==> flow/design.v <==
module MAC(
	clk,
	rst_n,
	in_valid,
	in_mode,
	in_act,
	in_wgt,
	out_act_idx,
	out_wgt_idx,
	out_idx,
    out_valid,
	out_data,
	out_finish
);
input clk, rst_n, in_valid, in_mode;
input [0:7][3:0] in_act;
input [0:8][3:0] in_wgt;
output logic [3:0] out_act_idx, out_wgt_idx, out_idx;
output logic out_valid, out_finish;
output logic [0:7][11:0] out_data;
logic cs, ns;
logic mode;
logic [3:0] cnt_reg, cnt, cnt_nxt;
logic [0:7][0:7][3:0] in;  
logic [0:9][0:9][3:0] act;  
logic [0:8][3:0] wgt;
logic [0:7][0:8][3:0] a;
logic [0:8][3:0] w;
logic [0:7][11:0] d;
logic [0:7][11:0] data;
logic [2:0] out_cnt;  
logic out_valid_nxt;
always @(*) begin
	case (cs)
	0: ns = (in_valid)? 1 : cs;
	1: ns = (out_finish)? 0 : cs;
	endcase
end
always @(posedge clk or negedge rst_n) begin
	if (~rst_n) begin
		cs <= 0;
	end else begin
		cs <= ns;
	end
end
always @(posedge clk or negedge rst_n) begin
	if (~rst_n) begin
		mode <= 0;
	end else if (in_valid) begin  
		mode <= in_mode;
	end	else begin  
		mode <= mode;
	end
end
assign out_act_idx = cnt;
assign out_wgt_idx = cnt + 1;
always @(*) begin
	if (in_valid) begin
		cnt_nxt = 0;
	end else if (cnt == 15) begin 
		cnt_nxt = 0;
	end else begin
		cnt_nxt = cnt + 1;
	end
end
always @(posedge clk or negedge rst_n) begin
	if (!rst_n) begin
		cnt <= 0;
		cnt_reg <= 0;
	end
	else begin
		cnt <= cnt_nxt;
		cnt_reg <= cnt;
	end
end
genvar i;
genvar j;
generate
	for (i = 0; i < 8; i = i + 1) begin  
		for (j = 0; j < 8; j = j + 1) begin  
			always @(posedge clk or negedge rst_n) begin
				if (~rst_n) begin
					in[i][j] <= 0;
				end else if (i == out_act_idx) begin  
					in[i][j] <= in_act[j];
				end else begin
					in[i][j] <= in[i][j];  
				end
			end
		end
	end
endgenerate
generate
	for(i = 0;i<10; i = i+1)begin
		assign act[0][i] = 0;
		assign act[9][i] = 0;
		assign act[i][0] = 0;
		assign act[i][9] = 0;
	end
	for (i = 1; i < 9; i = i + 1) begin
		for (j = 1; j < 9; j = j + 1) begin
			assign act[i][j] = in[i-1][j-1]; 
		end
	end
endgenerate
generate
	for (i = 0; i < 9; i = i + 1) begin  
		always @(posedge clk or negedge rst_n) begin  
			if (~rst_n) begin
				wgt[i] <= 0;
			end else begin
				wgt[i] <= in_wgt[i];
			end
		end
	end
endgenerate
always @(*) begin
	if (mode) begin  
		case (cnt - 2)  
		0:begin  
			for (integer n = 0; n < 8; n = n + 1) begin
				a[n][0] = act[0][n];
				a[n][1] = act[0][n + 1];
				a[n][2] = act[0][n + 2];
				a[n][3] = act[1][n];
				a[n][4] = act[1][n + 1];
				a[n][5] = act[1][n + 2];
				a[n][6] = act[2][n];
				a[n][7] = act[2][n + 1];
				a[n][8] = act[2][n + 2];
			end
		end
		1:begin  
			for (integer n = 0; n < 8; n = n + 1) begin
				a[n][0] = act[1][n];
				a[n][1] = act[1][n + 1];
				a[n][2] = act[1][n + 2];
				a[n][3] = act[2][n];
				a[n][4] = act[2][n + 1];
				a[n][5] = act[2][n + 2];
				a[n][6] = act[3][n];
				a[n][7] = act[3][n + 1];
				a[n][8] = act[3][n + 2];
			end
		end
		2:begin  
			for (integer n = 0; n < 8; n = n + 1) begin
				a[n][0] = act[2][n];
				a[n][1] = act[2][n + 1];
				a[n][2] = act[2][n + 2];
				a[n][3] = act[3][n];
				a[n][4] = act[3][n + 1];
				a[n][5] = act[3][n + 2];
				a[n][6] = act[4][n];
				a[n][7] = act[4][n + 1];
				a[n][8] = act[4][n + 2];
			end
		end
		3:begin  
			for (integer n = 0; n < 8; n = n + 1) begin
				a[n][0] = act[3][n];
				a[n][1] = act[3][n + 1];
				a[n][2] = act[3][n + 2];
				a[n][3] = act[4][n];
				a[n][4] = act[4][n + 1];
				a[n][5] = act[4][n + 2];
				a[n][6] = act[5][n];
				a[n][7] = act[5][n + 1];
				a[n][8] = act[5][n + 2];
			end
		end
		4:begin  
			for (integer n = 0; n < 8; n = n + 1) begin
				a[n][0] = act[4][n];
				a[n][1] = act[4][n + 1];
				a[n][2] = act[4][n + 2];
				a[n][3] = act[5][n];
				a[n][4] = act[5][n + 1];
				a[n][5] = act[5][n + 2];
				a[n][6] = act[6][n];
				a[n][7] = act[6][n + 1];
				a[n][8] = act[6][n + 2];
			end
		end
		5:begin  
			for (integer n = 0; n < 8; n = n + 1) begin
				a[n][0] = act[5][n];
				a[n][1] = act[5][n + 1];
				a[n][2] = act[5][n + 2];
				a[n][3] = act[6][n];
				a[n][4] = act[6][n + 1];
				a[n][5] = act[6][n + 2];
				a[n][6] = act[7][n];
				a[n][7] = act[7][n + 1];
				a[n][8] = act[7][n + 2];
			end
		end
		6:begin  
			for (integer n = 0; n < 8; n = n + 1) begin
				a[n][0] = act[6][n];
				a[n][1] = act[6][n + 1];
				a[n][2] = act[6][n + 2];
				a[n][3] = act[7][n];
				a[n][4] = act[7][n + 1];
				a[n][5] = act[7][n + 2];
				a[n][6] = act[8][n];
				a[n][7] = act[8][n + 1];
				a[n][8] = act[8][n + 2];
			end
		end
		7:begin  
			for (integer n = 0; n < 8; n = n + 1) begin
				a[n][0] = act[7][n];
				a[n][1] = act[7][n + 1];
				a[n][2] = act[7][n + 2];
				a[n][3] = act[8][n];
				a[n][4] = act[8][n + 1];
				a[n][5] = act[8][n + 2];
				a[n][6] = act[9][n];
				a[n][7] = act[9][n + 1];
				a[n][8] = act[9][n + 2];
			end
		end
		default:begin  
			for (integer n = 0; n < 8; n = n + 1) begin
				for (integer m = 0; m < 9; m = m + 1) begin
					a[n][m] = 0;
				end
			end
		end
		endcase
	end else begin  
		for (integer n = 0; n < 8; n = n + 1) begin
			for (integer m = 0; m < 9; m = m + 1) begin
				a[n][m] = act [n + 1][m + 1];
			end
		end
	end
end
generate
	for (i = 0; i < 9; i = i + 1) begin
		always @(*) begin
			w[i] = wgt[i];  
			if (~mode) begin  
				if (i == 8) begin
					w[i] = 0;
				end
			end
		end
	end
endgenerate
genvar n;
generate
	for (n = 0; n < 8; n = n + 1) begin  
		always @(*) begin
			data[n] =  a[n][0]*w[0] + a[n][1]*w[1] + a[n][2]*w[2] + a[n][3]*w[3] + a[n][4]*w[4] + a[n][5]*w[5] + a[n][6]*w[6] + a[n][7]*w[7] + a[n][8]*w[8];
		end
	end
endgenerate
generate
	for (i = 0; i < 8; i = i + 1) begin
		always @(posedge clk or negedge rst_n) begin
			if (~rst_n) begin  
				out_data[i] <= 0;
			end else begin  
				out_data[i] <= data[i];
			end
		end
	end
endgenerate
assign out_cnt = (mode)? (cnt - 2) : (cnt - 8);  
always @(*) begin
	out_valid_nxt = 0;
	if (in_valid) begin
		out_valid_nxt = 0;
	end else if (mode && cs) begin  
		out_valid_nxt = ((cnt >= 2) && (cnt <= 9));
	end else if (~mode && cs) begin  
		out_valid_nxt = ((cnt >= 8) && (cnt <= 15));
	end
end
always @(posedge clk or negedge rst_n) begin
	if (~rst_n) begin  
		out_valid <= 0;
	end else begin 
		out_valid <= out_valid_nxt;
	end 
end
always @(posedge clk or negedge rst_n) begin
	if (~rst_n) begin
		out_idx[2:0] <= 0;
	end else begin
		out_idx[2:0] <= out_cnt;  
	end
end
always @(posedge clk or negedge rst_n) begin
	if (~rst_n) begin
		out_idx[3] <= 0;
	end else begin
		out_idx[3] <= ~mode;  
	end
end
always @(posedge clk or negedge rst_n) begin
	if (~rst_n) begin
		out_finish <= 0;
	end else begin
		out_finish <= out_valid && (out_cnt == 7);  
	end
end
endmodule
Settings: LEC_CHECK=0, CAP_MARGIN=20, CORE_MARGIN=2, CORE_UTILIZATION=14, SLEW_MARGIN=20; clock period 10.6 ns.
run.sh (not shown) runs the stock make flow with config.mk's settings and CLKGATE_MAP_FILE=.
The starting point went through all stages and came out clean.
Next try:
Settings changed: CAP_MARGIN 20 to 25, CELL_PAD_IN_SITES_GLOBAL_PLACEMENT set to 0, CORE_ASPECT_RATIO set to 0.73, CORE_UTILIZATION 14 to 66, GPL_TIMING_DRIVEN set to 1, MAX_ROUTING_LAYER set to met4, PLACE_DENSITY_LB_ADDON set to 0.0, SETUP_SLACK_MARGIN set to -0.65.
Clock period 10.6 ns to 6.96 ns, I/O delays scaled along.
Outcome:
- Now the flow completed and failed the layout checks on negative setup slack
- global-route usage is higher by 49 points
- register-to-register slack gets worse by 1900 ps
- routed wire length grows by 3.4%
- count of clock-buffer cells in the layout decreases by 4
- critical path depth is higher by 1
- design area grows by about 7%
Next try:
Settings changed: CAP_MARGIN 25 to 30, CORE_MARGIN 2 to 9, CORE_UTILIZATION 66 to 20, CTS_CLUSTER_DIAMETER set to 324, CTS_CLUSTER_SIZE set to 11, GPL_ROUTABILITY_DRIVEN set to 0, PLACE_DENSITY_LB_ADDON 0.0 to 0.1, SETUP_SLACK_MARGIN -0.65 to 2.13, SLEW_MARGIN 20 to 35, TNS_END_PERCENT set to 70.
Clock period 6.96 ns to 11.0 ns, I/O delays scaled along.
Result: With this change the flow finished clean. Hold slack degrades by 6.6 ps. Synthesized area is unchanged. Count of clock-buffer cells in the layout went down by 6.
Next try:
Settings changed: CAP_MARGIN 30 to 20, CELL_PAD_IN_SITES_GLOBAL_PLACEMENT 0 to not set, CORE_ASPECT_RATIO 0.73 to not set, CORE_MARGIN 9 to 2, CORE_UTILIZATION 20 to 70, CTS_CLUSTER_DIAMETER 324 to 328, CTS_CLUSTER_SIZE 11 to 36, GPL_ROUTABILITY_DRIVEN 0 to not set, GPL_TIMING_DRIVEN 1 to not set, MAX_ROUTING_LAYER met4 to not set, PLACE_DENSITY_LB_ADDON 0.1 to not set, SETUP_SLACK_MARGIN 2.13 to 1.28, SLEW_MARGIN 35 to 20, TNS_END_PERCENT 70 to not set.
Clock period 11.0 ns to 5.35 ns, I/O delays scaled along.
With this change the flow died in global routing with GRT-0232.
Die size drops by about 70%.
Synthesized area stays the same.
Synthesized cell count is unchanged.
Next try:
Settings changed: ABC_AREA set to 1, CORE_UTILIZATION 70 to 72, CTS_CLUSTER_DIAMETER 328 to 382, CTS_CLUSTER_SIZE 36 to 95, SETUP_SLACK_MARGIN 1.28 to not set, TNS_END_PERCENT set to 10.
Clock period 5.35 ns to 4.4 ns, I/O delays scaled along.
The new run ended with an error in global routing.
Synthesized cell count came out higher by 18%.
Area after synthesis came out lower by about 1.2%.
Die area went down by 3.9%.
Next try:
Settings changed: ABC_AREA 1 to not set, CAP_MARGIN 20 to 30, CELL_PAD_IN_SITES_GLOBAL_PLACEMENT set to 0, CORE_ASPECT_RATIO set to 0.73, CORE_UTILIZATION 72 to 20, CTS_CLUSTER_DIAMETER 382 to not set, CTS_CLUSTER_SIZE 95 to not set, GPL_TIMING_DRIVEN set to 1, HOLD_SLACK_MARGIN set to 0.19, PLACE_DENSITY_LB_ADDON set to 0.0, SETUP_SLACK_MARGIN set to 1.77, TNS_END_PERCENT 10 to 70.
Clock period 4.4 ns to 14.8 ns, I/O delays scaled along.
With this change the flow went through all stages and came out clean.
Area after synthesis increases by 1.2%.
Synthesized cell count decreases by about 15%.
Die size increases to 3.6 times its value.
